`design/flow/design.v`:
```
`timescale 1ns / 1ps
module signed_mult(a , b , out);
    output [31:0] out;
    input signed [31:0] a;
    input signed [31:0] b;
    wire signed [63:0] mult_out;
    assign mult_out = a*b;
    assign out  = {mult_out[63] , mult_out[55:25]};
endmodule
`timescale 1ns / 1ps
module Lorenz(clk , rst , en , seed_x , seed_y , seed_z , x , y , z);
    wire signed [31:0] sigma = {7'b0001010 , 25'b0};  
    wire signed [31:0] beta = {7'b0000010 , 25'b1010101010101010101010101};  
    wire signed [31:0] rho = {7'b0011100 , 25'b0};  
    wire signed [31:0] scale = {7'b0000001 , 20'b10000000001010101010};
    wire signed [31:0] dt = {7'b0 , 20'b00000001000000000000};
    parameter signed [31:0] xo = {7'b1000001 , 25'b0};  
    parameter signed [31:0] yo = {7'b0 , 25'b0001100110011001100110011};  
    parameter signed [31:0] zo = {7'b0011001 , 25'b0};  
    input wire clk;
    input wire rst;
    input wire en;
    input wire signed [31:0] seed_x;
    input wire signed [31:0] seed_y;
    input wire signed [31:0] seed_z;
    output reg signed [31:0] x;
    output reg signed [31:0] y;
    output reg signed [31:0] z;
    reg signed [26:0] dx;
    reg signed [26:0] dy;
    reg signed [26:0] dz;
    wire signed [31:0] m1 , m2 , m3 , m4 , m5 , m6 , m7 , m8 , m9;
    signed_mult sm1 (.a(m1) , .b(sigma) , .out(m2));
    signed_mult sm2 (.a(m3) , .b(m4) , .out(m5));
    signed_mult sm3 (.a(m3) , .b(y) , .out(m6));
    signed_mult sm4 (.a(m7) , .b(beta) , .out(m8));
    assign m1 = (y - x) >>> 8;
    assign m3 = x >>> 8;
    assign m4 = rho - z;
    assign m7 = z >>> 8;
    assign m9 = (y >>> 8);
    always@(posedge clk)
    begin
        if (rst)
        begin
            x <= seed_x;
            y <= seed_y;
            z <= seed_z;
        end
        else if (en)
        begin
            x <= x + m2;
            y <= y + m5 - m9;
            z <= z + m6 - m8;
        end
    end
endmodule
`timescale 1ns / 1ps
module Slowclock(
    input clk,
    input rst,
    output slowclock,
    output slowclock_rise
    );
    reg [25:0] counter;
    reg clockout;
    always@(posedge clk)
    begin
        if (rst)
        begin
            counter <= 0;
            clockout <= 0;
        end
        else if( counter == 1)
        begin
            clockout <= !clockout;        
            counter <= 0;
        end
        else
            counter <= counter + 1;
    end
    assign slowclock = clockout;
    assign slowclock_rise = (counter == 1) && !clockout;
endmodule
`timescale 1ns / 1ps
module UART_Tx1
    #(parameter CLKS_PER_BIT = 435)
    (
        input clk,
        input rst,
        input Tx_s,
        input [7:0] Tx_Data,
        output Tx_Active,
        output reg Tx_serial_out,
        output Tx_Done
    );
    localparam TX_IDLE = 3'b000;
    localparam TX_START_BIT = 3'b001;
    localparam TX_DATA_SEND = 3'b010;
    localparam TX_STOP = 3'b011;
    localparam TX_CLEAN = 3'b100;
    reg [2:0] MAIN_STATE;
    reg [9:0] clk_count;
    reg [2:0] Bit_Index;
    reg [7:0] Send_Data;
    reg       Done;
    reg       Active;
    always@(posedge clk)
    begin
        if (rst)
        begin
            MAIN_STATE <= TX_IDLE;
            clk_count <= 0;
            Bit_Index <= 0;
            Send_Data <= 0;
            Done <= 1'b0;
            Active <= 1'b0;
            Tx_serial_out <= 1'b1;
        end
        else
        case(MAIN_STATE)
            TX_IDLE:
                begin
                    Tx_serial_out <= 1'b1;
                    Done <= 1'b0;
                    clk_count <= 1'b0;
                    Bit_Index <= 1'b0;
                    if(Tx_s == 1'b1)
                        begin
                            Active <= 1'b1;
                            Send_Data <= Tx_Data;
                            MAIN_STATE <= TX_START_BIT;
                        end
                     else
                        MAIN_STATE <= TX_IDLE;
                end
            TX_START_BIT:
                begin
                    Tx_serial_out <= 1'b0;
                    if(clk_count < CLKS_PER_BIT - 1)
                        begin
                            clk_count <= clk_count + 1;
                            MAIN_STATE <= TX_START_BIT;
                        end
                    else
                        begin    
                            clk_count <= 1'b0;
                            MAIN_STATE <= TX_DATA_SEND;
                        end
                end       
            TX_DATA_SEND:
                begin
                    Tx_serial_out <= Send_Data[Bit_Index];
                    if(clk_count < CLKS_PER_BIT - 1)
                        begin
                            clk_count <= clk_count + 1;
                            MAIN_STATE <= TX_DATA_SEND;
                        end
                    else
                        begin
                            clk_count <= 1'b0;
                            if(Bit_Index < 7)
                                begin
                                    Bit_Index <= Bit_Index + 1;
                                    MAIN_STATE <= TX_DATA_SEND;
                                end
                            else
                                begin
                                    Bit_Index <= 1'b0;
                                    MAIN_STATE <= TX_STOP;
                                end
                        end
                end
            TX_STOP:
                begin
                    Tx_serial_out <= 1'b1;
                    if(clk_count < CLKS_PER_BIT - 1)
                        begin
                            clk_count <= clk_count + 1;
                            MAIN_STATE <= TX_STOP;
                        end
                    else
                        begin
                            Done <= 1'b1;
                            clk_count <= 1'b0;
                            MAIN_STATE <= TX_CLEAN;
                            Active <= 1'b0;
                        end    
                end
            TX_CLEAN:
                begin
                    Done <= 1'b1;
                    MAIN_STATE <= TX_IDLE;
                end
            default:
                MAIN_STATE <= TX_IDLE;    
        endcase
    end
    assign Tx_Active = Active;
    assign Tx_Done = Done;
endmodule
`timescale 1ns / 1ps
module delta_sigma_dac(clk, rst, PWM_in, PWM_out);
input wire clk;
input wire rst;
input wire [15:0] PWM_in;
output reg PWM_out;
reg [16:0] PWM_accumulator;
wire [16:0] PWM_sum = PWM_accumulator + PWM_in;
always @(posedge clk) 
begin
     if (rst)
     begin
          PWM_accumulator <= 0;
          PWM_out <= 0;
     end
     else
     begin
          PWM_out <= PWM_sum[16];
          PWM_accumulator <= {1'b0, PWM_sum[15:0]};
     end
end 
endmodule
`timescale 1ns / 1ps
module Lorenz3D(
    clk,
    rst,
    seed_x,
    seed_y,
    seed_z,
    pinX,
    pinY,
    pinZ,
	serial_data,
    x,
    y,
    z
    );
	input wire clk;
    input wire rst;
    input wire [31:0] seed_x;
    input wire [31:0] seed_y;
    input wire [31:0] seed_z;
    output wire pinX;
    output wire pinY;
    output wire pinZ;
    output wire serial_data;
    output wire [31:0] x;
    output wire [31:0] y;
    output wire [31:0] z;
    reg [2:0] i;
    wire [7:0] inputdata;
    wire       done_bit;
    reg        start;
    wire       active;
    wire       out_serial;
    reg        triger;
    reg [3:0] count;
	wire signed [31:0] xm , ym , zm;
	wire signed [31:0] scale = {7'b0001001 , 25'b0000001111010111000010100};
	reg [31:0] key; 
	reg [2:0]  i_n;
	reg        start_n;
	reg        triger_n;
	reg [31:0] key_n;
	wire slowclock;
	wire slowclock_rise;
	Slowclock clock ( .clk(clk), .rst(rst), .slowclock(slowclock), .slowclock_rise(slowclock_rise));
    Lorenz  L1(
     .clk(clk),
     .rst(rst),
     .en(slowclock_rise),
     .seed_x(seed_x),
     .seed_y(seed_y),
     .seed_z(seed_z),
     .x(x),
     .y(y),
     .z(z)
    );
	UART_Tx1  #(435) U1 ( .clk(clk), .rst(rst), .Tx_s(start), .Tx_Data(inputdata), .Tx_Active(active),  .Tx_serial_out(out_serial), .Tx_Done(done_bit));
	always@(posedge clk)
    begin
        i_n = i;
        start_n = start;
        triger_n = triger;
        key_n = key;
        if(done_bit == 1'b1)
        begin
            i_n = i_n + 1;
        end
        if( i_n == 3'b000 && triger_n == 1'b1)
        begin
            key_n = x;            
            start_n = 1;
            triger_n = 0;
        end
        if(i_n == 3'b100)
        begin
            i_n = 0;
            triger_n = 1;
        end
        if (rst)
        begin
            i <= 0;
            start <= 0;
            triger <= 1;
        end
        else
        begin
            i <= i_n;
            start <= start_n;
            triger <= triger_n;
            key <= key_n;
        end
    end
	delta_sigma_dac d1 (.clk(clk), .rst(rst), .PWM_in(x[31:9]), .PWM_out(pinX));
    delta_sigma_dac d2 (.clk(clk), .rst(rst), .PWM_in(y[31:9]), .PWM_out(pinY));
	delta_sigma_dac d3 (.clk(clk), .rst(rst), .PWM_in(z[31:9]), .PWM_out(pinZ));
	signed_mult sm1 (.a(x) , .b(scale) , .out(xm));
	signed_mult sm2 (.a(y) , .b(scale) , .out(ym));
	signed_mult sm3 (.a(z) , .b(scale) , .out(zm));
	assign serial_data = out_serial;
    assign inputdata = key[((i + 1) * 8 - 1) -: 8];
endmodule
```
`design/flow/constraint.sdc`:
```
create_clock -name core_clock -period 9.73 [get_ports {clk}]
set_input_delay 1.9460 -clock core_clock [delete_from_list [all_inputs] [get_ports {clk}]]
set_output_delay 1.9460 -clock core_clock [all_outputs]
set_load 0.01 [all_outputs]
```
`design/flow/config.mk`:
```
export PLATFORM = sky130hd
export DESIGN_NAME = Lorenz3D
export DESIGN_NICKNAME = Lorenz3D
export VERILOG_FILES = /design/flow/design.v
export SDC_FILE = /design/flow/constraint.sdc
export NUM_CORES = 4
export LEC_CHECK = 0
export CAP_MARGIN = 20
export CORE_MARGIN = 2
export CORE_UTILIZATION = 66
export CTS_CLUSTER_SIZE = 98
export PLACE_DENSITY = 0.36
export SLEW_MARGIN = 20
```
`design/flow/run.sh`:
```
#!/bin/bash
# the make line also repeats each setting of config.mk as NAME=value (left out here)
make -C /OpenROAD-flow-scripts/flow DESIGN_CONFIG=/design/flow/config.mk WORK_HOME=/design/flow/orfs CLKGATE_MAP_FILE= finish
```
==> results.json, run 1 <==
{
  "outcome": "finished with violations",
  "failed_checks": "negative setup slack",
  "reg2reg_from": "L1.z[9]",
  "ys_sh_xor_pct": 3.56,
  "crit_top_cell": "fa_1",
  "r2r-end": "L1.y[31]",
  "ys_ff": 239,
  "nets": 11912,
  "cp.depth": 45,
  "io_pins": 198,
  "die_height_um": 346,
  "rsz0062_at_grt": "true",
  "ff_type": "edfxtp_1",
  "fin_skew_ns": 0.0638,
  "cts_sinks": 239,
  "wire_per_inst_um": 24.1,
  "report.final.setup_viol": 45,
  "cpLargestDelayFamily": "adder cells",
  "hold_class": "reg2reg",
  "worst_slack_ns": -1.78,
  "clk_latency_ns": 0.66,
  "cp-end-kind": "flip-flop",
  "utilization_pct": 79.5,
  "period_needed_ns": 11.51,
  "synth.area.top_cells": "fa_1 46%, ha_1 12%, inv_1 9.3%",
  "numCtsBuffers": 34,
  "synth-warning-count": 8,
  "io_buffers": 197,
  "grt_pass1_wl_mm": 397,
  "placed_cell_area_mm2": 0.0885,
  "path_clk_slew_ns": 0.06,
  "top_logic_kind": "adder cells",
  "cts_hold_buffers": 0,
  "synthAdderAreaFrac_pct": 57.7,
  "routed_wl_mm": 262,
  "async_reset_ff_share_pct": 0,
  "cp_num_buf_inv": 8,
  "fill_cells": 7742,
  "area_growth_pct": 19.5,
  "maxSlewHeadroom_pct": 23.2,
  "yosys_area_mm2": 0.0772,
  "simple_gate_area_share_pct": 13.5,
  "dr.first_iter.drc_count": 5739,
  "rr_worst_depth": 45,
  "grt_pass1_vias": 67958,
  "place.gp.congestion": 1.06,
  "reg2reg_slack_ns": -1.78,
  "die-area_mm2": 0.120,
  "worstPathArrival_ns": 11.85,
  "design_area_mm2": 0.0922,
  "max_freq_ghz": 0.0869,
  "most_common_cell": "inv_1",
  "postRouteAntennaNets": 0,
  "largest_area_cell": "fa_1",
  "placementRows": 125,
  "dpl.hpwl_mm": 216,
  "worstHoldEndpoint": "U1.MAIN_STATE[0]",
  "cts_tree": "built",
  "vias": 63760,
  "dr.pass1.iters": 9,
  "critPathKind": "reg2reg",
  "yosysUniqueCellTypes": 77,
  "yosys-stat-cells": 8349,
  "top_area_share_pct": 46.0,
  "slowest_stage": "fa_1",
  "post-place-ws_ns": -1.98,
  "aoi_share_pct": 5.98,
  "mux_area_share_pct": 0.371,
  "max_stage_delay_ns": 0.59,
  "hold_viol_final": 0,
  "grt_max_degree": 73,
  "edf_count": 128,
  "hold_depth": 2,
  "initCoreUtil_pct": 66.5,
  "worst_slew_pin_slew_ns": 1.15,
  "crit_start": "L1.z[9]",
  "viasPerCell": 5.86,
  "cts_root_buf": "clkbuf_16",
  "fin_crit_sh_pct": 118,
  "start_kind": "flip-flop",
  "top_cells_by_count": "1922 x inv_1, 1775 x fa_1, 1026 x nand2_1",
  "syn_inst": 8349,
  "ys_seq_share_pct": 7.86,
  "syn-num-nets": 10942,
  "slew_viol_final": 0,
  "die_w_um": 346,
  "warnings": 62,
  "coreArea_mm2": 0.116,
  "gr-total-overflow": 0,
  "h-tree-depth": 2,
  "grtUsageTotal_pct": 44.5,
  "worstPathRequired_ns": 10.07,
  "clock_path_buffers": 3,
  "avgSynthCellArea_um2": 9.25,
  "drc": 0,
  "worstHoldStart": "U1.MAIN_STATE[1]",
  "synth_area_mm2": 0.0772,
  "cap_violations": 0,
  "antenna_found_initial": 14,
  "crit_fanout": 4,
  "critPathCapture": "L1.y[31]"
}
==> layer usage <==
| metal | GRT usage [%] | up-vias | part of all wire (%) |
|---|---|---|---|
| met5 | 1.32 | - | 0.064 |
| li1 | - | 26983 | - |
| met2 | 68.0 | 3702 | 44 |
| met4 | 25.4 | 10 | 7.8 |
| met3 | 15.2 | 1095 | 13 |
| met1 | 55.3 | 31970 | 35 |
==> stage by stage <==
stage	TNS (ns)	hold slack, ns	instances
3_3_place_gp	-45.06	0.428	10723
2_1_floorplan	-15.33	0.418	8349
4_1_cts	-33.76	0.461	10831
6_report	-37.57	0.457	10880
5_1_grt	-53.42	0.487	10869
3_5_place_dp	-52.72	0.441	10723
==> timing repair <==
item                                    in CTS  in global routing
cloned                                       1                  4
endpoints found under the setup margin      50                 56
pin swaps                                  185                167
gates resized                              250                193
setup buffers                               55                 45
endpoints found under the hold margin        0                  0
==> final cells by class <==
class / count / area [um2] / share of cell area (%)
Timing Repair Buffer: 1255 / 11100 / 12.0
Antenna cell: 11 / 27.5 / 0.0298
Clock inverter: 17 / 156 / 0.170
Tap cell: 1524 / 1910 / 2.07
Sequential cell: 239 / 6070 / 6.58
Multi-Input combinational cell: 5839 / 64700 / 70.2
Clock buffer: 45 / 955 / 1.03
Inverter: 1950 / 7330 / 7.95
==> inputs of run 2 (changes only) <==
CORE_UTILIZATION = 40   (was 66)
CTS_CLUSTER_SIZE = not set   (was 98)
PLACE_DENSITY = not set   (was 0.36)
clock period = 20.0 ns   (was 9.73 ns; I/O delays follow)
==> run 2 against run 1 <==
The run now finishes clean. Critical path depth rose by 6. Register-to-register slack improved by 7.9 ns. Highest routed layer unchanged. Synthesized cell count did not move. Fmax fell by 17%.
==> results.json, run 2 <==
{
  "yosys-stat-cells": 8349,
  "coreArea_mm2": 0.192,
  "numCtsBuffers": 28,
  "simple_gate_area_share_pct": 13.5,
  "maxSlewHeadroom_pct": 27.2,
  "crit_top_cell": "fa_1",
  "die_w_um": 443,
  "aoi_share_pct": 5.98,
  "dpl.hpwl_mm": 192,
  "start_kind": "flip-flop",
  "synth-warning-count": 8,
  "crit_fanout": 24,
  "clock_path_buffers": 3,
  "ys_sh_xor_pct": 3.56,
  "cpLargestDelayFamily": "adder cells",
  "die-area_mm2": 0.197,
  "worst_slack_ns": 6.14,
  "report.final.setup_viol": 0,
  "most_common_cell": "inv_1",
  "h-tree-depth": 1,
  "cts_tree": "built",
  "cp-end-kind": "flip-flop",
  "syn_inst": 8349,
  "warnings": 57,
  "die_height_um": 443,
  "top_logic_kind": "adder cells",
  "placementRows": 161,
  "cap_violations": 0,
  "synthAdderAreaFrac_pct": 57.7,
  "setup_tns_ns": 0,
  "reg2reg_from": "L1.z[0]",
  "async_reset_ff_share_pct": 0,
  "antenna_found_initial": 21,
  "rsz0062_at_grt": "false",
  "mux_area_share_pct": 0.371,
  "slowest_stage": "edfxtp_1",
  "cp.depth": 51,
  "worstHoldStart": "start",
  "yosys_area_mm2": 0.0772,
  "reg2reg_slack_ns": 6.14,
  "cp_num_buf_inv": 7,
  "outcome": "timing/DRC/antenna clean",
  "clk_latency_ns": 0.65,
  "vias": 57590,
  "max_freq_ghz": 0.0722,
  "placed_cell_area_mm2": 0.0825,
  "avgSynthCellArea_um2": 9.25,
  "io_buffers": 197,
  "viasPerCell": 5.26,
  "ff_type": "edfxtp_1",
  "grtUsageTotal_pct": 25.3,
  "crit_start": "L1.z[0]",
  "rr_worst_depth": 51,
  "top_cells_by_count": "1922 x inv_1, 1775 x fa_1, 1026 x nand2_1",
  "post-place-ws_ns": 6.28,
  "fin_skew_ns": 0.0779,
  "ys_seq_share_pct": 7.86,
  "worst_slew_pin_slew_ns": 1.08,
  "grt_pass1_vias": 62525,
  "wire_per_inst_um": 22.3,
  "critPathKind": "reg2reg",
  "gr-total-overflow": 0,
  "worstPathArrival_ns": 14.22,
  "fin_crit_sh_pct": 69.3,
  "hold_viol_final": 0,
  "routed_wl_mm": 244,
  "io_pins": 198,
  "yosysUniqueCellTypes": 77,
  "critPathCapture": "L1.y[30]",
  "hold_class": "reg2reg",
  "largest_area_cell": "fa_1",
  "edf_count": 128,
  "cts-resized-gates": 0,
  "max_stage_delay_ns": 0.65,
  "grt_pass1_wl_mm": 378,
  "worst_hold_slack_ns": 0.462,
  "synth.area.top_cells": "fa_1 46%, ha_1 12%, inv_1 9.3%",
  "worstPathRequired_ns": 20.37,
  "nets": 10985,
  "dr.first_iter.drc_count": 4152,
  "place.gp.congestion": 0.950,
  "synth_area_mm2": 0.0772,
  "top_area_share_pct": 46.0,
  "dr.pass1.iters": 6,
  "cts_sinks": 239,
  "postRouteAntennaNets": 0,
  "initCoreUtil_pct": 40.2,
  "ys_ff": 239,
  "path_clk_slew_ns": 0.07,
  "design_area_mm2": 0.0834,
  "area_growth_pct": 8.04,
  "post-cts-setup-buffers": 0,
  "drc": 0,
  "cts_hold_buffers": 0,
  "syn-num-nets": 10942,
  "worstHoldEndpoint": "U1.MAIN_STATE[0]",
  "r2r-end": "L1.y[30]",
  "hold_depth": 1,
  "cts_root_buf": "clkbuf_16",
  "period_needed_ns": 13.86,
  "grt_max_degree": 91,
  "slew_viol_final": 0
}
## run 2: cell type report
cell class | instances | area, um2
antenna | 17 | 42.5
clock buffer | 36 | 741
tap | 2526 | 3160
sequential | 239 | 6070
timing repair buffer | 334 | 3070
inverter | 1950 | 7320
fill | 18821 | 109000
multi-input combinational | 5839 | 62900
clock inverter | 16 | 165
## run 2: metal layers
layer  track usage (%)  vias up  part of all wire [%]
met2              42.2     2233                    48
met3              4.31      521                   7.8
met1              31.8    29710                    38
li1                  -    25122                     -
met4              12.6        4                   6.0
met5                 0        -                0.0094
## run 2: metrics by stage
stage / utilization (%) / cells
after floorplan: - / 8349
after global placement: 42.9 / 10888
after global routing: 43.4 / 10946
after CTS: 43.4 / 10940
final: 43.4 / 10957
after detailed placement: 42.9 / 10888
==> inputs of run 3 (changes only) <==
CAP_MARGIN = 0   (was 20)
CORE_UTILIZATION = 72   (was 40)
CTS_CLUSTER_SIZE = 100   (was not set)
HOLD_SLACK_MARGIN = 0.29   (was not set)
MAX_ROUTING_LAYER = met4   (was not set)
SETUP_SLACK_MARGIN = 1.45   (was not set)
TNS_END_PERCENT = 60   (was not set)
clock period = 10.9 ns   (was 20.0 ns; I/O delays follow)
==> run 3 against run 2 <==
The layout now fails its checks (negative setup slack). Register-to-register slack worse by 6.8 ns. First-iteration DRC count is 57% higher. Non-clock buffer count is 602 higher. Sequential share of layout area is 0.50 points lower. Clock-buffer cell count is 1 lower. Final area is 7.4% higher. Flip-flop count stayed put. Critical endpoint is now L1.y[31]. Largest cell class unchanged.
==> results.json, run 3 <==
{
  "start_kind": "flip-flop",
  "cts_hold_buffers": 0,
  "cts_tree": "built",
  "coreArea_mm2": 0.107,
  "dr.pass1.iters": 9,
  "met3_usage_pct": 19.4,
  "ys_seq_share_pct": 7.86,
  "crit_fanout": 3,
  "worstPathArrival_ns": 11.88,
  "die-area_mm2": 0.110,
  "avgSynthCellArea_um2": 9.25,
  "worst_hold_slack_ns": 0.461,
  "path_clk_slew_ns": 0.06,
  "drc": 0,
  "hold_depth": 2,
  "dr.first_iter.drc_count": 6521,
  "largest_area_cell": "fa_1",
  "edf_count": 128,
  "outcome": "finished with violations",
  "r2r-end": "L1.y[31]",
  "reg2reg_slack_ns": -0.67,
  "yosysUniqueCellTypes": 77,
  "viasPerCell": 6.21,
  "grt_pass1_vias": 71471,
  "critPathKind": "reg2reg",
  "async_reset_ff_share_pct": 0,
  "hold_viol_final": 0,
  "crit_start": "L1.z[7]",
  "ys_ff": 239,
  "syn-num-nets": 10942,
  "cts_root_buf": "clkbuf_16",
  "rr_worst_depth": 44,
  "cp_num_buf_inv": 7,
  "mux_area_share_pct": 0.371,
  "met1_usage_pct": 56.4,
  "routed_wl_mm": 272,
  "nets": 11586,
  "reg2reg_from": "L1.z[7]",
  "failed_checks": "negative setup slack",
  "placementRows": 120,
  "cap_violations": 0,
  "aoi_share_pct": 5.98,
  "wire_per_inst_um": 26.0,
  "top_logic_kind": "adder cells",
  "maxSlewHeadroom_pct": 20.6,
  "worstHoldStart": "U1.MAIN_STATE[1]",
  "grt_pass1_wl_mm": 410,
  "io_buffers": 197,
  "slew_viol_final": 0,
  "dpl.hpwl_mm": 210,
  "grt_max_degree": 71,
  "antenna_found_initial": 21,
  "syn_inst": 8349,
  "die_height_um": 331,
  "clk_latency_ns": 0.67,
  "grtUsageTotal_pct": 51.6,
  "report.final.setup_viol": 15,
  "fin_skew_ns": 0.0693,
  "simple_gate_area_share_pct": 13.5,
  "most_common_cell": "inv_1",
  "yosys-stat-cells": 8349,
  "grtUsageMet2_pct": 76.3,
  "max_stage_delay_ns": 0.58,
  "crit_top_cell": "fa_1",
  "cp-end-kind": "flip-flop",
  "io_pins": 198,
  "h-tree-depth": 1,
  "vias": 64940,
  "period_needed_ns": 11.57,
  "cpLargestDelayFamily": "adder cells",
  "cts_sinks": 239,
  "grt.busiest_layer": "met2",
  "numCtsBuffers": 27,
  "initCoreUtil_pct": 72.3,
  "ys_sh_xor_pct": 3.56,
  "ff_type": "edfxtp_1",
  "die_w_um": 331,
  "rsz0062_at_grt": "true",
  "utilization_pct": 83.9,
  "cp.depth": 44,
  "synth-warning-count": 8,
  "worstHoldEndpoint": "U1.MAIN_STATE[0]",
  "worstPathRequired_ns": 11.22,
  "synth.area.top_cells": "fa_1 46%, ha_1 12%, inv_1 9.3%",
  "yosys_area_mm2": 0.0772,
  "synthAdderAreaFrac_pct": 57.7,
  "place.gp.congestion": 1.03,
  "clock_path_buffers": 3,
  "worst_slack_ns": -0.666,
  "slowest_stage": "fa_1",
  "critPathCapture": "L1.y[31]",
  "worst_slew_pin_slew_ns": 1.18,
  "top_cells_by_count": "1922 x inv_1, 1775 x fa_1, 1026 x nand2_1",
  "warnings": 62,
  "gr-total-overflow": 0,
  "area_growth_pct": 16.0,
  "synth_area_mm2": 0.0772,
  "hold_class": "reg2reg",
  "top_area_share_pct": 46.0,
  "max_freq_ghz": 0.0865,
  "fin_crit_sh_pct": 106,
  "postRouteAntennaNets": 0
}
==> run 3: layout make-up <==
cell class | instances | area (um2)
Fill cell | 5891 | 17200
Sequential cell | 239 | 6070
Clock inverter | 14 | 219
Antenna cell | 34 | 85.1
Timing Repair Buffer | 936 | 8500
Tap cell | 1403 | 1760
Inverter | 1950 | 7350
Multi-Input combinational cell | 5839 | 64900
Clock buffer | 35 | 746
==> run 3: metal layers <==
metal | wire [um] | up-vias
li1 | - | 26364
met1 | 85900 | 32280
met4 | 28100 | 0
met5 | 0 | -
met2 | 120000 | 4529
met3 | 38000 | 1767
==> run 3: through the flow <==
| stage | instance area, um2 | setup TNS [ns] | setup slack (ns) | cells |
|---|---|---|---|---|
| 3_5_place_dp | 84900 | -9.86 | -0.903 | 10190 |
| 2_1_floorplan | 77500 | -0.540 | -0.202 | 8349 |
| 5_1_grt | 89600 | -10.81 | -1.04 | 10442 |
| 4_1_cts | 88700 | -1.95 | -0.433 | 10384 |
| 6_report | 89600 | -4.75 | -0.666 | 10450 |
| 3_3_place_gp | 84900 | -5.47 | -0.581 | 10190 |
==> run 3: repair_timing <==
action,4_1_cts,5_1_grt
buffers inserted,139,32
endpoints found under the hold margin,0,0
cloned,6,0
endpoints found under the setup margin,54,56
gates resized,356,132
pin swaps,226,137
==> inputs of run 4 (changes only) <==
CAP_MARGIN = 20   (was 0)
CTS_CLUSTER_SIZE = 99   (was 100)
HOLD_SLACK_MARGIN = not set   (was 0.29)
SETUP_SLACK_MARGIN = 1.59   (was 1.45)
TNS_END_PERCENT = 70   (was 60)
clock period = 11.2 ns   (was 10.9 ns; I/O delays follow)
==> run 4 against run 3 <==
Still fails the layout checks on negative setup slack. Global-route usage fell by 2.3 points. Clock-buffer cell count is 5 lower. First-iteration DRC count decreased by 0.57%. Flip-flop count unchanged. Setup slack got worse by 0.15 ns. Critical endpoint unchanged. Largest cell class unchanged.
==> results.json, run 4 <==
{
  "ys_ff": 239,
  "ys_seq_share_pct": 7.86,
  "rr_worst_depth": 49,
  "yosysUniqueCellTypes": 77,
  "cp.depth": 49,
  "area_growth_pct": 16.1,
  "fin_crit_sh_pct": 107,
  "edf_count": 128,
  "mux_area_share_pct": 0.371,
  "async_reset_ff_share_pct": 0,
  "clock_path_buffers": 3,
  "grt_max_degree": 78,
  "synth.area.top_cells": "fa_1 46%, ha_1 12%, inv_1 9.3%",
  "numCtsBuffers": 30,
  "io_buffers": 197,
  "instances_no_fill": 10389,
  "critPathKind": "reg2reg",
  "place.gp.congestion": 1.06,
  "die-area_mm2": 0.110,
  "fin_skew_ns": 0.0373,
  "antenna_found_initial": 12,
  "grt_pass1_vias": 69371,
  "r2r-end": "L1.y[31]",
  "yosys_area_mm2": 0.0772,
  "largest_area_cell": "fa_1",
  "io_pins": 198,
  "slew_viol_final": 0,
  "outcome": "finished with violations",
  "drc": 0,
  "cap_violations": 0,
  "report.final.setup_viol": 18,
  "warnings": 62,
  "wl_met2_mm": 118,
  "worstPathArrival_ns": 12.39,
  "clk_latency_ns": 0.68,
  "cts_root_buf": "clkbuf_16",
  "period_needed_ns": 12.01,
  "synthAdderAreaFrac_pct": 57.7,
  "placementRows": 120,
  "path_clk_slew_ns": 0.07,
  "cp-end-kind": "flip-flop",
  "avgSynthCellArea_um2": 9.25,
  "met3_length_mm": 38.1,
  "top_cells_by_count": "1922 x inv_1, 1775 x fa_1, 1026 x nand2_1",
  "critPathCapture": "L1.y[31]",
  "maxSlewHeadroom_pct": 26.4,
  "slowest_stage": "nor2_2",
  "gr-total-overflow": 0,
  "wire_per_inst_um": 25.8,
  "ff_type": "edfxtp_1",
  "cts_sinks": 239,
  "worstHoldStart": "start",
  "simple_gate_area_share_pct": 13.5,
  "worstHoldEndpoint": "U1.MAIN_STATE[0]",
  "reg2reg_slack_ns": -0.81,
  "routed_wl_mm": 268,
  "coreArea_mm2": 0.107,
  "crit_top_cell": "fa_1",
  "dr.pass1.iters": 14,
  "yosys-stat-cells": 8349,
  "most_common_cell": "inv_1",
  "synth-warning-count": 8,
  "hold_viol_final": 0,
  "routed.top_layer": "met4",
  "synth_area_mm2": 0.0772,
  "placed_cells": 10107,
  "aoi_share_pct": 5.98,
  "top_area_share_pct": 46.0,
  "rsz0062_at_grt": "true",
  "ys_sh_xor_pct": 3.56,
  "crit_fanout": 8,
  "syn_inst": 8349,
  "worst_hold_slack_ns": 0.467,
  "worstPathRequired_ns": 11.58,
  "wl_met1_mm": 84.2,
  "viasPerCell": 6.21,
  "failed_checks": "negative setup slack",
  "hold_class": "reg2reg",
  "max_stage_delay_ns": 0.65,
  "die_w_um": 331,
  "fill_cells": 6002,
  "cpLargestDelayFamily": "adder cells",
  "reg2reg_from": "L1.z[8]",
  "start_kind": "flip-flop",
  "die_height_um": 331,
  "postRouteAntennaNets": 0,
  "nets": 11537,
  "syn-num-nets": 10942,
  "dr.first_iter.drc_count": 6484,
  "initCoreUtil_pct": 72.3,
  "dpl.hpwl_mm": 204,
  "crit_start": "L1.z[8]",
  "h-tree-depth": 1,
  "grt_pass1_wl_mm": 393,
  "worst_slack_ns": -0.812,
  "hold_depth": 1,
  "vias": 64517,
  "top_logic_kind": "adder cells",
  "worst_slew_pin_slew_ns": 1.10,
  "max_freq_ghz": 0.0833,
  "cp_num_buf_inv": 13,
  "cts_tree": "built",
  "grtUsageTotal_pct": 49.3
}
## run 4: repair_timing
item                                    in CTS  in global routing
endpoints found under the setup margin      55                 61
hold buffers                                 0                  0
pin swaps                                  193                217
setup buffers                              118                 84
resized                                    290                296
cloned                                       1                  4
## run 4: layout make-up
| class | count | area [um2] | area share [%] |
|---|---|---|---|
| Multi-Input combinational cell | 5839 | 65300 | 72.8 |
| Timing Repair Buffer | 884 | 8160 | 9.10 |
| Inverter | 1950 | 7350 | 8.20 |
| Sequential cell | 239 | 6070 | 6.76 |
| Tap cell | 1403 | 1760 | 1.96 |
| Clock buffer | 30 | 751 | 0.837 |
| Clock inverter | 26 | 278 | 0.310 |
| Antenna cell | 18 | 45.0 | 0.0502 |
## run 4: per-layer routing
metal / global-route usage (%) / up-vias
li1: - / 26265
met5: - / -
met2: 74.4 / 4512
met3: 16.8 / 1826
met1: 55.2 / 31914
met4: 34.5 / 0
## run 4: through the flow
step | util [%] | area, um2 | TNS, ns | worst slack (ns)
detailed placement | 78.9 | 84200 | -4.83 | -0.581
global placement | 78.9 | 84200 | -1.20 | -0.265
CTS | 81.9 | 87500 | -0.311 | -0.128
global route | 84.0 | 89700 | -9.87 | -0.996
floorplan | - | 77500 | 0 | 0.0978
finish | 84.0 | 89700 | -6.69 | -0.812
==> inputs of run 5 (changes only) <==
CELL_PAD_IN_SITES_DETAIL_PLACEMENT = 2   (was not set)
CELL_PAD_IN_SITES_GLOBAL_PLACEMENT = 1   (was not set)
CORE_UTILIZATION = 45   (was 72)
CTS_CLUSTER_SIZE = 38   (was 99)
GPL_TIMING_DRIVEN = 1   (was not set)
HOLD_SLACK_MARGIN = 0.28   (was not set)
MIN_ROUTING_LAYER = met2   (was not set)
PLACE_DENSITY_LB_ADDON = 0.28   (was not set)
SETUP_SLACK_MARGIN = not set   (was 1.59)
SLEW_MARGIN = 30   (was 20)
TNS_END_PERCENT = 100   (was 70)
clock period = 24.0 ns   (was 11.2 ns; I/O delays follow)
==> run 5 against run 4 <==
The run now fails in global routing (5_1_grt). Synthesized cell count stayed put. Die area increased by 59%. Area after synthesis unchanged.
==> results.json, run 5 <==
{
  "top_logic_kind": "adder cells",
  "placed_cells": 10604,
  "die_height_um": 418,
  "lastStage": "global routing (5_1_grt)",
  "place.gp.congestion": 1.14,
  "numCtsBuffers": 36,
  "synth_area_mm2": 0.0772,
  "cts_hold_buffers": 0,
  "most_common_cell": "inv_1",
  "edf_count": 128,
  "aoi_share_pct": 5.98,
  "avgSynthCellArea_um2": 9.25,
  "syn_inst": 8349,
  "h-tree-depth": 2,
  "ys_seq_share_pct": 7.86,
  "cts_root_buf": "clkbuf_16",
  "ff_type": "edfxtp_1",
  "yosys-stat-cells": 8349,
  "outcome": "stopped before the end",
  "mux_area_share_pct": 0.371,
  "syn-num-nets": 10942,
  "async_reset_ff_share_pct": 0,
  "top_area_share_pct": 46.0,
  "simple_gate_area_share_pct": 13.5,
  "placementRows": 152,
  "post-place-ws_ns": 9.16,
  "cts_sinks": 239,
  "coreArea_mm2": 0.171,
  "yosysUniqueCellTypes": 77,
  "dpl.hpwl_mm": 282,
  "die_w_um": 418,
  "ys_sh_xor_pct": 3.56,
  "clock_path_buffers": 3,
  "io_pins": 198,
  "placed_cell_area_mm2": 0.0822,
  "ys_ff": 239,
  "initCoreUtil_pct": 45.2,
  "yosys_area_mm2": 0.0772,
  "largest_area_cell": "fa_1",
  "io_buffers": 197,
  "top_cells_by_count": "1922 x inv_1, 1775 x fa_1, 1026 x nand2_1",
  "die-area_mm2": 0.175,
  "synth.area.top_cells": "fa_1 46%, ha_1 12%, inv_1 9.3%",
  "post-cts-setup-buffers": 0,
  "synthAdderAreaFrac_pct": 57.7,
  "synth-warning-count": 8,
  "cts-resized-gates": 0
}
==> inputs of run 6 (changes only) <==
CELL_PAD_IN_SITES_DETAIL_PLACEMENT = 1   (was 2)
CELL_PAD_IN_SITES_GLOBAL_PLACEMENT = not set   (was 1)
CORE_UTILIZATION = 66   (was 45)
CTS_CLUSTER_SIZE = 67   (was 38)
GPL_TIMING_DRIVEN = not set   (was 1)
HOLD_SLACK_MARGIN = not set   (was 0.28)
MAX_ROUTING_LAYER = not set   (was met4)
MIN_ROUTING_LAYER = not set   (was met2)
PLACE_DENSITY_LB_ADDON = not set   (was 0.28)
SLEW_MARGIN = 20   (was 30)
TNS_END_PERCENT = 40   (was 100)
clock period = 21.2 ns   (was 24.0 ns; I/O delays follow)
==> run 6 against run 5 <==
The run again fails in global routing (5_1_grt). Die area down 32%. Synthesized cell count unchanged. Area after synthesis unchanged.
==> results.json, run 6 <==
{
  "outcome": "stopped before the end",
  "lastStage": "global routing (5_1_grt)",
  "error": "[ERROR GRT-0116] Global routing finished with congestion. Check the congestion regions in the DRC Viewer.",
  "synth.area.top_cells": "fa_1 46%, ha_1 12%, inv_1 9.3%",
  "top_area_share_pct": 46.0,
  "cts_root_buf": "clkbuf_16",
  "mux_area_share_pct": 0.371,
  "cts-resized-gates": 0,
  "most_common_cell": "inv_1",
  "h-tree-depth": 1,
  "gr-total-overflow": 183,
  "io_pins": 198,
  "die_height_um": 346,
  "synthAdderAreaFrac_pct": 57.7,
  "aoi_share_pct": 5.98,
  "yosys-stat-cells": 8349,
  "io_buffers": 197,
  "die_w_um": 346,
  "initCoreUtil_pct": 66.5,
  "post-cts-setup-buffers": 0,
  "coreArea_mm2": 0.116,
  "ff_type": "edfxtp_1",
  "cts_hold_buffers": 0,
  "largest_area_cell": "fa_1",
  "avgSynthCellArea_um2": 9.25,
  "dpl.hpwl_mm": 264,
  "yosys_area_mm2": 0.0772,
  "simple_gate_area_share_pct": 13.5,
  "syn_inst": 8349,
  "clock_path_buffers": 3,
  "placementRows": 125,
  "ys_sh_xor_pct": 3.56,
  "ys_ff": 239,
  "place.gp.congestion": 0.973,
  "cts_sinks": 239,
  "top_cells_by_count": "1922 x inv_1, 1775 x fa_1, 1026 x nand2_1",
  "synth-warning-count": 8,
  "die-area_mm2": 0.120,
  "top_logic_kind": "adder cells",
  "edf_count": 128,
  "yosysUniqueCellTypes": 77,
  "syn-num-nets": 10942,
  "async_reset_ff_share_pct": 0,
  "numCtsBuffers": 30,
  "grtUsageTotal_pct": 77.7,
  "synth_area_mm2": 0.0772,
  "ys_seq_share_pct": 7.86
}
## run 6: layer usage
layer	overflow	track usage, %
met1	3	75.5
met2	92	95.6
met3	1	61.9
met4	87	81.2
met5	0	29.6
## run 6: metrics by stage
stage	hold WS, ns	setup slack [ns]	util, %	cell area (um2)	cells
floorplan	0.418	8.96	-	77200	8349
global placement	0.424	7.05	70.1	81300	9882
detailed placement	0.479	5.73	70.1	81300	9882
CTS	0.515	4.86	71.0	82400	9938
==> inputs of run 7 (changes only) <==
CAP_MARGIN = 40   (was 20)
CELL_PAD_IN_SITES_DETAIL_PLACEMENT = not set   (was 1)
CELL_PAD_IN_SITES_GLOBAL_PLACEMENT = 0   (was not set)
CORE_UTILIZATION = 72   (was 66)
CTS_CLUSTER_SIZE = 80   (was 67)
GPL_TIMING_DRIVEN = 1   (was not set)
PLACE_DENSITY_LB_ADDON = 0.01   (was not set)
SETUP_SLACK_MARGIN = 3.31   (was not set)
TNS_END_PERCENT = 65   (was 40)
clock period = 11.2 ns   (was 21.2 ns; I/O delays follow)
==> run 7 against run 6 <==
The layout now fails its checks (negative setup slack). Die area fell by 8.2%. Area after synthesis unchanged. Synthesized cell count unchanged.
==> results.json, run 7 <==
{
  "hold_depth": 2,
  "max_stage_delay_ns": 0.59,
  "grtUsageTotal_pct": 47.4,
  "ff_type": "edfxtp_1",
  "io_pins": 198,
  "h-tree-depth": 1,
  "hold_class": "reg2reg",
  "cts_sinks": 239,
  "grt_pass1_vias": 67851,
  "fin_skew_ns": 0.0182,
  "crit_top_cell": "fa_1",
  "cap_violations": 0,
  "viasPerCell": 6.13,
  "postRouteAntennaNets": 0,
  "dr.first_iter.drc_count": 6492,
  "setup_tns_ns": -1.33,
  "die_height_um": 331,
  "initCoreUtil_pct": 72.3,
  "nets": 11457,
  "worstPathRequired_ns": 11.58,
  "worstHoldStart": "U1.MAIN_STATE[1]",
  "gr-total-overflow": 0,
  "area_growth_pct": 15.6,
  "synthAdderAreaFrac_pct": 57.7,
  "placementRows": 120,
  "slew_viol_final": 0,
  "r2r-end": "L1.y[31]",
  "top_area_share_pct": 46.0,
  "place.gp.congestion": 1.07,
  "synth_area_mm2": 0.0772,
  "die-area_mm2": 0.110,
  "grt_max_degree": 117,
  "aoi_share_pct": 5.98,
  "utilization_pct": 83.6,
  "synth.area.top_cells": "fa_1 46%, ha_1 12%, inv_1 9.3%",
  "cp-end-kind": "flip-flop",
  "syn_inst": 8349,
  "outcome": "finished with violations",
  "warnings": 64,
  "maxSlewHeadroom_pct": 32.9,
  "grt_pass1_wl_mm": 390,
  "cp_num_buf_inv": 8,
  "crit_fanout": 3,
  "worst_slew_pin_slew_ns": 1.00,
  "clock_path_buffers": 3,
  "reg2reg_from": "L1.z[9]",
  "syn-num-nets": 10942,
  "max_freq_ghz": 0.0867,
  "top_logic_kind": "adder cells",
  "crit_start": "L1.z[9]",
  "async_reset_ff_share_pct": 0,
  "start_kind": "flip-flop",
  "cpLargestDelayFamily": "adder cells",
  "synth-warning-count": 8,
  "wire_per_inst_um": 24.9,
  "failed_checks": "negative setup slack",
  "cts_root_buf": "clkbuf_16",
  "clk_latency_ns": 0.66,
  "top_cells_by_count": "1922 x inv_1, 1775 x fa_1, 1026 x nand2_1",
  "dr.pass1.iters": 7,
  "yosysUniqueCellTypes": 77,
  "die_w_um": 331,
  "numCtsBuffers": 29,
  "period_needed_ns": 11.53,
  "io_buffers": 197,
  "antenna_found_initial": 27,
  "critPathCapture": "L1.y[31]",
  "rsz0062_at_grt": "true",
  "coreArea_mm2": 0.107,
  "fin_crit_sh_pct": 103,
  "critPathKind": "reg2reg",
  "report.final.setup_viol": 9,
  "routed_wl_mm": 257,
  "yosys-stat-cells": 8349,
  "avgSynthCellArea_um2": 9.25,
  "dpl.hpwl_mm": 197,
  "hold_viol_final": 0,
  "cp.depth": 47,
  "ys_sh_xor_pct": 3.56,
  "yosys_area_mm2": 0.0772,
  "reg2reg_slack_ns": -0.33,
  "ys_seq_share_pct": 7.86,
  "largest_area_cell": "fa_1",
  "slowest_stage": "fa_1",
  "cts_hold_buffers": 0,
  "ys_ff": 239,
  "most_common_cell": "inv_1",
  "worst_slack_ns": -0.332,
  "worstPathArrival_ns": 11.91,
  "simple_gate_area_share_pct": 13.5,
  "drc": 0,
  "vias": 63145,
  "edf_count": 128,
  "cts_tree": "built",
  "path_clk_slew_ns": 0.06,
  "mux_area_share_pct": 0.371,
  "worstHoldEndpoint": "U1.MAIN_STATE[0]",
  "rr_worst_depth": 47
}
[run 7: cell type report]
class                           instances  area [um2]
Multi-Input combinational cell       5839       65600
Fill cell                            6368       17500
Timing Repair Buffer                  803        7480
Inverter                             1950        7380
Sequential cell                       239        6070
Tap cell                             1403        1760
Clock buffer                           39         837
Clock inverter                         15         131
Antenna cell                           14        35.0
Timing Repair inverter                  2        20.0
[run 7: what timing repair did]
| action | 4_1_cts | 5_1_grt |
|---|---|---|
| resized | 312 | 237 |
| endpoints found under the setup margin | 74 | 74 |
| setup buffers | 124 | 43 |
| cloned | 7 | 0 |
| pin swaps | 166 | 197 |
[run 7: metrics by stage]
step / cells / setup WS, ns / hold slack [ns] / instance area, um2
2_1_floorplan: 8349 / 0.0978 / 0.418 / 77800
3_3_place_gp: 10049 / -0.146 / 0.426 / 83800
3_5_place_dp: 10059 / -0.300 / 0.445 / 84000
4_1_cts: 10244 / -0.0986 / 0.457 / 87700
5_1_grt: 10290 / -0.655 / 0.476 / 89200
6_report: 10304 / -0.332 / 0.460 / 89300
[run 7: routing by layer]
| layer | up-vias | track usage (%) | share of wire [%] |
|---|---|---|---|
| met1 | 31406 | 56.8 | 33 |
| met2 | 4204 | 71.8 | 44 |
| met3 | 1427 | 18.4 | 14 |
| li1 | 26084 | - | - |
| met4 | 24 | 30.7 | 8.6 |
| met5 | - | 0 | 0.10 |
==> inputs of run 8 (changes only) <==
CAP_MARGIN = 0   (was 40)
CELL_PAD_IN_SITES_GLOBAL_PLACEMENT = not set   (was 0)
CTS_CLUSTER_SIZE = 100   (was 80)
GPL_TIMING_DRIVEN = not set   (was 1)
HOLD_SLACK_MARGIN = -0.07   (was not set)
MAX_ROUTING_LAYER = met5   (was not set)
PLACE_DENSITY_LB_ADDON = not set   (was 0.01)
SETUP_SLACK_MARGIN = 1.47   (was 3.31)
SLEW_MARGIN = 10   (was 20)
TNS_END_PERCENT = 60   (was 65)
clock period = 11.1 ns   (was 11.2 ns; I/O delays follow)
==> run 8 against run 7 <==
The layout still fails its checks (negative setup slack). Final cell count rose by 0.51%. Critical path depth rose by 2. Sequential share of layout area about the same. Fmax shrank 0.94%. Synthesized cell count stayed put. Critical path type unchanged.
==> results.json, run 8 <==
{
  "outcome": "finished with violations",
  "failed_checks": "negative setup slack",
  "nets": 11516,
  "fin_crit_sh_pct": 105,
  "critPathCapture": "L1.y[29]",
  "reg2reg_slack_ns": -0.54,
  "numCtsBuffers": 30,
  "worstHoldStart": "start",
  "place.gp.congestion": 1.03,
  "dr.pass1.iters": 9,
  "rsz0062_at_grt": "true",
  "yosys_area_mm2": 0.0772,
  "antenna_found_initial": 16,
  "warnings": 62,
  "grt_pass1_wl_mm": 387,
  "worst_slew_pin_slew_ns": 1.16,
  "top_cells_by_count": "1922 x inv_1, 1775 x fa_1, 1026 x nand2_1",
  "synth_area_mm2": 0.0772,
  "dr.first_iter.drc_count": 5752,
  "routed_wl_mm": 255,
  "cp_num_buf_inv": 10,
  "clock_path_buffers": 3,
  "synthAdderAreaFrac_pct": 57.7,
  "worstHoldEndpoint": "U1.MAIN_STATE[0]",
  "hold_class": "reg2reg",
  "cpLargestDelayFamily": "adder cells",
  "post-place-ws_ns": -0.574,
  "viasPerCell": 6.08,
  "io_buffers": 197,
  "edf_count": 128,
  "synth.area.top_cells": "fa_1 46%, ha_1 12%, inv_1 9.3%",
  "start_kind": "flip-flop",
  "ys_sh_xor_pct": 3.56,
  "max_stage_delay_ns": 0.57,
  "cap_violations": 0,
  "drc": 0,
  "cp-end-kind": "flip-flop",
  "slowest_stage": "fa_1",
  "most_common_cell": "inv_1",
  "hold_viol_final": 0,
  "wire_per_inst_um": 24.6,
  "cts_sinks": 239,
  "grt_max_degree": 82,
  "ys_ff": 239,
  "crit_top_cell": "fa_1",
  "area_growth_pct": 15.0,
  "placementRows": 120,
  "yosysUniqueCellTypes": 77,
  "cp.depth": 49,
  "r2r-end": "L1.y[29]",
  "die_height_um": 331,
  "placed_cells": 10151,
  "aoi_share_pct": 5.98,
  "rr_worst_depth": 49,
  "maxSlewHeadroom_pct": 22.4,
  "worstPathArrival_ns": 12.00,
  "period_needed_ns": 11.64,
  "yosys-stat-cells": 8349,
  "slew_viol_final": 0,
  "max_freq_ghz": 0.0859,
  "die_w_um": 331,
  "worst_slack_ns": -0.541,
  "synth-warning-count": 8,
  "io_pins": 198,
  "syn-num-nets": 10942,
  "crit_fanout": 3,
  "report.final.setup_viol": 13,
  "die-area_mm2": 0.110,
  "cts_tree": "built",
  "clk_latency_ns": 0.69,
  "grtUsageTotal_pct": 46.9,
  "crit_start": "L1.z[10]",
  "avgSynthCellArea_um2": 9.25,
  "ff_type": "edfxtp_1",
  "instances_no_fill": 10357,
  "cts_root_buf": "clkbuf_16",
  "utilization_pct": 83.2,
  "postRouteAntennaNets": 0,
  "mux_area_share_pct": 0.371,
  "fin_skew_ns": 0.0568,
  "reg2reg_from": "L1.z[10]",
  "top_logic_kind": "adder cells",
  "vias": 62966,
  "logic_area_mm2": 0.0647,
  "worstPathRequired_ns": 11.46,
  "critPathKind": "reg2reg",
  "seqCellArea_mm2": 0.00607,
  "setup_tns_ns": -3.68,
  "coreArea_mm2": 0.107,
  "syn_inst": 8349,
  "initCoreUtil_pct": 72.3,
  "gr-total-overflow": 0,
  "worst_hold_slack_ns": 0.469,
  "dpl.hpwl_mm": 202,
  "ys_seq_share_pct": 7.86,
  "hold_depth": 1,
  "simple_gate_area_share_pct": 13.5,
  "fill_cells": 6312,
  "async_reset_ff_share_pct": 0,
  "grt_pass1_vias": 67901,
  "largest_area_cell": "fa_1",
  "h-tree-depth": 1,
  "top_area_share_pct": 46.0,
  "path_clk_slew_ns": 0.06
}
run 8: final cells by class:
| class | count | share of cell area (%) |
|---|---|---|
| diodes | 7 | 0.0197 |
| clock buffers | 32 | 0.854 |
| clock inverters | 24 | 0.255 |
| inverters | 1950 | 8.28 |
| multi-input cells | 5839 | 72.9 |
| flip-flops and latches | 239 | 6.83 |
| well taps | 1403 | 1.98 |
| repair buffers | 863 | 8.85 |
run 8: per-layer routing:
layer  share of wire (%)  global-route usage (%)  vias up
li1                    -                       -    26191
met2                  44                    71.8     4075
met1                  33                    56.8    31347
met4                 8.3                    28.8       26
met5                0.16                    1.09        -
met3                  14                    17.4     1327
run 8: repair_timing:
item,4_1_cts,5_1_grt
pin swaps,149,180
resized,242,223
buffers inserted,83,55
hold buffers,0,0
gates cloned,5,0
endpoints found under the setup margin,53,52
run 8: metrics by stage:
step | instance area (um2)
3_3_place_gp | 84400
2_1_floorplan | 77500
3_5_place_dp | 84400
5_1_grt | 88800
4_1_cts | 87300
6_report | 88800
==> inputs of run 9 (changes only) <==
CAP_MARGIN = 20   (was 0)
CORE_ASPECT_RATIO = 0.71   (was not set)
CTS_CLUSTER_SIZE = not set   (was 100)
HOLD_SLACK_MARGIN = not set   (was -0.07)
MAX_ROUTING_LAYER = met4   (was met5)
SETUP_SLACK_MARGIN = not set   (was 1.47)
SLEW_MARGIN = 20   (was 10)
TNS_END_PERCENT = not set   (was 60)
clock period = 9.36 ns   (was 11.1 ns; I/O delays follow)
==> run 9 against run 8 <==
The layout still fails its checks (negative setup slack). First-iteration DRC count increased by 45%. Worst hold slack improved by 0.025 ns. Critical path type unchanged. Utilization increased by 3.9 points. Via count increased by 8.7%. Critical path depth decreased by 3. Largest cell class unchanged.
==> results.json, run 9 <==
{
  "outcome": "finished with violations",
  "failed_checks": "negative setup slack",
  "seqCellArea_mm2": 0.00607,
  "report.final.setup_viol": 60,
  "reg2reg_from": "L1.z[9]",
  "placed_cell_area_mm2": 0.0888,
  "cap_violations": 0,
  "worstPathRequired_ns": 9.73,
  "largest_area_cell": "fa_1",
  "reg2reg_slack_ns": -2.82,
  "cpLargestDelayFamily": "adder cells",
  "warnings": 63,
  "yosys_area_mm2": 0.0772,
  "grt_pass1_vias": 72214,
  "critPathCapture": "L1.y[31]",
  "slew_viol_final": 0,
  "start_kind": "flip-flop",
  "placementRows": 101,
  "async_reset_ff_share_pct": 0,
  "rr_worst_depth": 46,
  "dr.first_iter.drc_count": 8314,
  "clk_latency_ns": 0.72,
  "top_logic_kind": "adder cells",
  "path_clk_slew_ns": 0.08,
  "viasPerCell": 6.27,
  "grtUsageTotal_pct": 53.4,
  "worstHoldStart": "U1.MAIN_STATE[1]",
  "syn-num-nets": 10942,
  "drc": 0,
  "grt_max_degree": 79,
  "gr-total-overflow": 0,
  "dpl.hpwl_mm": 226,
  "crit_fanout": 4,
  "h-tree-depth": 1,
  "vias": 68437,
  "synth-warning-count": 8,
  "cp_num_buf_inv": 9,
  "critPathKind": "reg2reg",
  "mux_area_share_pct": 0.371,
  "cp.depth": 46,
  "ff_type": "edfxtp_1",
  "maxSlewHeadroom_pct": 26.7,
  "top_area_share_pct": 46.0,
  "max_freq_ghz": 0.0821,
  "most_common_cell": "inv_1",
  "synth.area.top_cells": "fa_1 46%, ha_1 12%, inv_1 9.3%",
  "initCoreUtil_pct": 72.4,
  "edf_count": 128,
  "grt_pass1_wl_mm": 420,
  "logic_area_mm2": 0.0650,
  "crit_start": "L1.z[9]",
  "worstHoldEndpoint": "U1.MAIN_STATE[0]",
  "place.gp.congestion": 1.12,
  "wire_per_inst_um": 26.5,
  "aoi_share_pct": 5.98,
  "worstPathArrival_ns": 12.55,
  "cts_sinks": 239,
  "dr.pass1.iters": 10,
  "die-area_mm2": 0.110,
  "io_buffers": 197,
  "clock_path_buffers": 3,
  "coreArea_mm2": 0.107,
  "synthAdderAreaFrac_pct": 57.7,
  "die_height_um": 280,
  "avgSynthCellArea_um2": 9.25,
  "cp-end-kind": "flip-flop",
  "crit_top_cell": "fa_1",
  "antenna_found_initial": 25,
  "die_w_um": 393,
  "r2r-end": "L1.y[31]",
  "ys_seq_share_pct": 7.86,
  "top_cells_by_count": "1922 x inv_1, 1775 x fa_1, 1026 x nand2_1",
  "io_pins": 198,
  "utilization_pct": 87.0,
  "max_stage_delay_ns": 0.61,
  "fin_crit_sh_pct": 130,
  "synth_area_mm2": 0.0772,
  "numCtsBuffers": 31,
  "slowest_stage": "or4_4",
  "cts_root_buf": "clkbuf_16",
  "setup_tns_ns": -83.33,
  "yosys-stat-cells": 8349,
  "period_needed_ns": 12.18,
  "placed_cells": 10722,
  "hold_depth": 2,
  "hold_viol_final": 0,
  "syn_inst": 8349,
  "nets": 12003,
  "area_growth_pct": 20.2,
  "worst_slack_ns": -2.82,
  "routed_wl_mm": 289,
  "fin_skew_ns": 0.0605,
  "instances_no_fill": 10916,
  "yosysUniqueCellTypes": 77,
  "fill_cells": 5344,
  "design_area_mm2": 0.0928,
  "ys_sh_xor_pct": 3.56,
  "cts_tree": "built",
  "postRouteAntennaNets": 0,
  "simple_gate_area_share_pct": 13.5,
  "cts_hold_buffers": 0,
  "hold_class": "reg2reg",
  "ys_ff": 239,
  "worst_slew_pin_slew_ns": 1.10,
  "rsz0062_at_grt": "true"
}
==> run 9: per-stage QoR <==
| stage | worst slack, ns | hold slack [ns] |
|---|---|---|
| global placement | -2.25 | 0.432 |
| CTS | -2.14 | 0.481 |
| global route | -3.04 | 0.537 |
| floorplan | -1.74 | 0.418 |
| detailed placement | -2.58 | 0.466 |
| finish | -2.82 | 0.495 |
==> run 9: final cells by class <==
type                    count  share of cell area, %
diodes                     39                  0.105
clock buffers              35                  0.886
clock inverters            23                  0.213
inverters                1950                   7.91
multi-input cells        5839                   70.0
flip-flops and latches    239                   6.53
well taps                1442                   1.94
repair buffers           1349                   12.4
==> run 9: routing by layer <==
layer  track usage, %  part of all wire (%)  wire length (um)
met1             64.0                    33             94000
met2             74.5                    41            119000
met3             22.7                    17             48800
met4             33.3                   9.3             27000
met5                -                     0                 0
==> run 9: timing repair <==
action	CTS	global route
pin swaps	170	171
buffers inserted	66	57
setup endpoints to repair	58	62
resized	328	183
==> inputs of run 10 (changes only) <==
CELL_PAD_IN_SITES_DETAIL_PLACEMENT = 1   (was not set)
CELL_PAD_IN_SITES_GLOBAL_PLACEMENT = 1   (was not set)
CORE_ASPECT_RATIO = not set   (was 0.71)
CORE_UTILIZATION = 45   (was 72)
CTS_CLUSTER_SIZE = 82   (was not set)
GPL_TIMING_DRIVEN = 1   (was not set)
HOLD_SLACK_MARGIN = -0.09   (was not set)
MAX_ROUTING_LAYER = not set   (was met4)
PLACE_DENSITY_LB_ADDON = 0.16   (was not set)
SLEW_MARGIN = 30   (was 20)
TNS_END_PERCENT = 80   (was not set)
clock period = 24.0 ns   (was 9.36 ns; I/O delays follow)
==> run 10 against run 9 <==
Now clean on timing, DRC and antenna. Utilization fell by 38 points. Worst hold slack got worse by 0.027 ns. Flip-flop count did not move. Highest routed layer is now met5.
==> results.json, run 10 <==
{
  "outcome": "timing/DRC/antenna clean",
  "cts_sinks": 239,
  "simple_gate_area_share_pct": 13.5,
  "start_kind": "flip-flop",
  "synthAdderAreaFrac_pct": 57.7,
  "syn-num-nets": 10942,
  "area_growth_pct": 7.80,
  "numCtsBuffers": 31,
  "r2r-end": "L1.y[30]",
  "viasPerCell": 5.47,
  "yosysUniqueCellTypes": 77,
  "die_height_um": 418,
  "cts-resized-gates": 0,
  "drc": 0,
  "maxSlewHeadroom_pct": 28.1,
  "design_area_mm2": 0.0832,
  "fin_skew_ns": 0.0350,
  "slowest_stage": "nor3_1",
  "warnings": 57,
  "edf_count": 128,
  "cp_num_buf_inv": 6,
  "max_freq_ghz": 0.0698,
  "synth.area.top_cells": "fa_1 46%, ha_1 12%, inv_1 9.3%",
  "grtUsageTotal_pct": 32.2,
  "critPathKind": "reg2reg",
  "nets": 10999,
  "max_stage_delay_ns": 0.76,
  "reg2reg_slack_ns": 9.67,
  "worstPathArrival_ns": 14.69,
  "initCoreUtil_pct": 45.2,
  "fill_cells": 19469,
  "fin_crit_sh_pct": 59.7,
  "period_needed_ns": 14.33,
  "routed_wl_mm": 273,
  "coreArea_mm2": 0.171,
  "top_area_share_pct": 46.0,
  "yosys-stat-cells": 8349,
  "placed_cell_area_mm2": 0.0821,
  "largest_area_cell": "fa_1",
  "crit_start": "L1.z[0]",
  "ff_type": "edfxtp_1",
  "grt_pass1_wl_mm": 418,
  "crit_fanout": 24,
  "dpl.hpwl_mm": 217,
  "hold_viol_final": 0,
  "antenna_found_initial": 32,
  "rsz0062_at_grt": "false",
  "reg2reg_from": "L1.z[0]",
  "clk_latency_ns": 0.65,
  "crit_top_cell": "fa_1",
  "cap_violations": 0,
  "place.gp.congestion": 0.913,
  "async_reset_ff_share_pct": 0,
  "path_clk_slew_ns": 0.06,
  "postRouteAntennaNets": 0,
  "setup_tns_ns": 0,
  "synth-warning-count": 8,
  "slew_viol_final": 0,
  "ys_seq_share_pct": 7.86,
  "utilization_pct": 48.7,
  "gr-total-overflow": 0,
  "worstPathRequired_ns": 24.36,
  "synth_area_mm2": 0.0772,
  "top_cells_by_count": "1922 x inv_1, 1775 x fa_1, 1026 x nand2_1",
  "top_logic_kind": "adder cells",
  "dr.pass1.iters": 5,
  "worst_slew_pin_slew_ns": 1.07,
  "mux_area_share_pct": 0.371,
  "worstHoldStart": "U1.MAIN_STATE[1]",
  "hold_depth": 2,
  "hold_class": "reg2reg",
  "die-area_mm2": 0.175,
  "rr_worst_depth": 50,
  "grt_pass1_vias": 66644,
  "ys_ff": 239,
  "placementRows": 152,
  "h-tree-depth": 1,
  "grt_max_degree": 81,
  "cp-end-kind": "flip-flop",
  "cpLargestDelayFamily": "adder cells",
  "clock_path_buffers": 3,
  "aoi_share_pct": 5.98,
  "dr.first_iter.drc_count": 3528,
  "avgSynthCellArea_um2": 9.25,
  "cts_root_buf": "clkbuf_16",
  "vias": 58472,
  "die_w_um": 418,
  "io_pins": 198,
  "cts_hold_buffers": 0,
  "io_buffers": 197,
  "syn_inst": 8349,
  "most_common_cell": "inv_1",
  "critPathCapture": "L1.y[30]",
  "worstHoldEndpoint": "U1.MAIN_STATE[0]",
  "yosys_area_mm2": 0.0772,
  "report.final.setup_viol": 0,
  "post-cts-setup-buffers": 0,
  "wire_per_inst_um": 25.5,
  "ys_sh_xor_pct": 3.56,
  "cts_tree": "built",
  "worst_hold_slack_ns": 0.467,
  "cp.depth": 50
}
[run 10: final cells by class]
type	instances	area (um2)	share of cell area, %
Sequential cell	239	6070	7.29
Timing Repair Buffer	345	3100	3.72
Tap cell	2233	2790	3.36
Multi-Input combinational cell	5839	62900	75.5
Antenna cell	18	45.0	0.0541
Clock buffer	47	965	1.16
Inverter	1950	7320	8.79
Clock inverter	11	83.8	0.101
[run 10: metrics by stage]
| step | instances | worst slack (ns) |
|---|---|---|
| final | 10682 | 9.67 |
| after global routing | 10673 | 8.79 |
| after CTS | 10664 | 9.71 |
| after detailed placement | 10606 | 9.75 |
| after global placement | 10606 | 9.86 |
| after floorplan | 8349 | 11.76 |
[run 10: metal layers]
metal	part of all wire (%)	up-vias	routed length [um]	track usage, %
li1	-	25138	-	-
met1	40	31063	108000	40.5
met2	49	1730	133000	54.4
met3	6.3	533	17200	5.15
met4	5.3	8	14500	14.7
met5	0.018	-	48	0
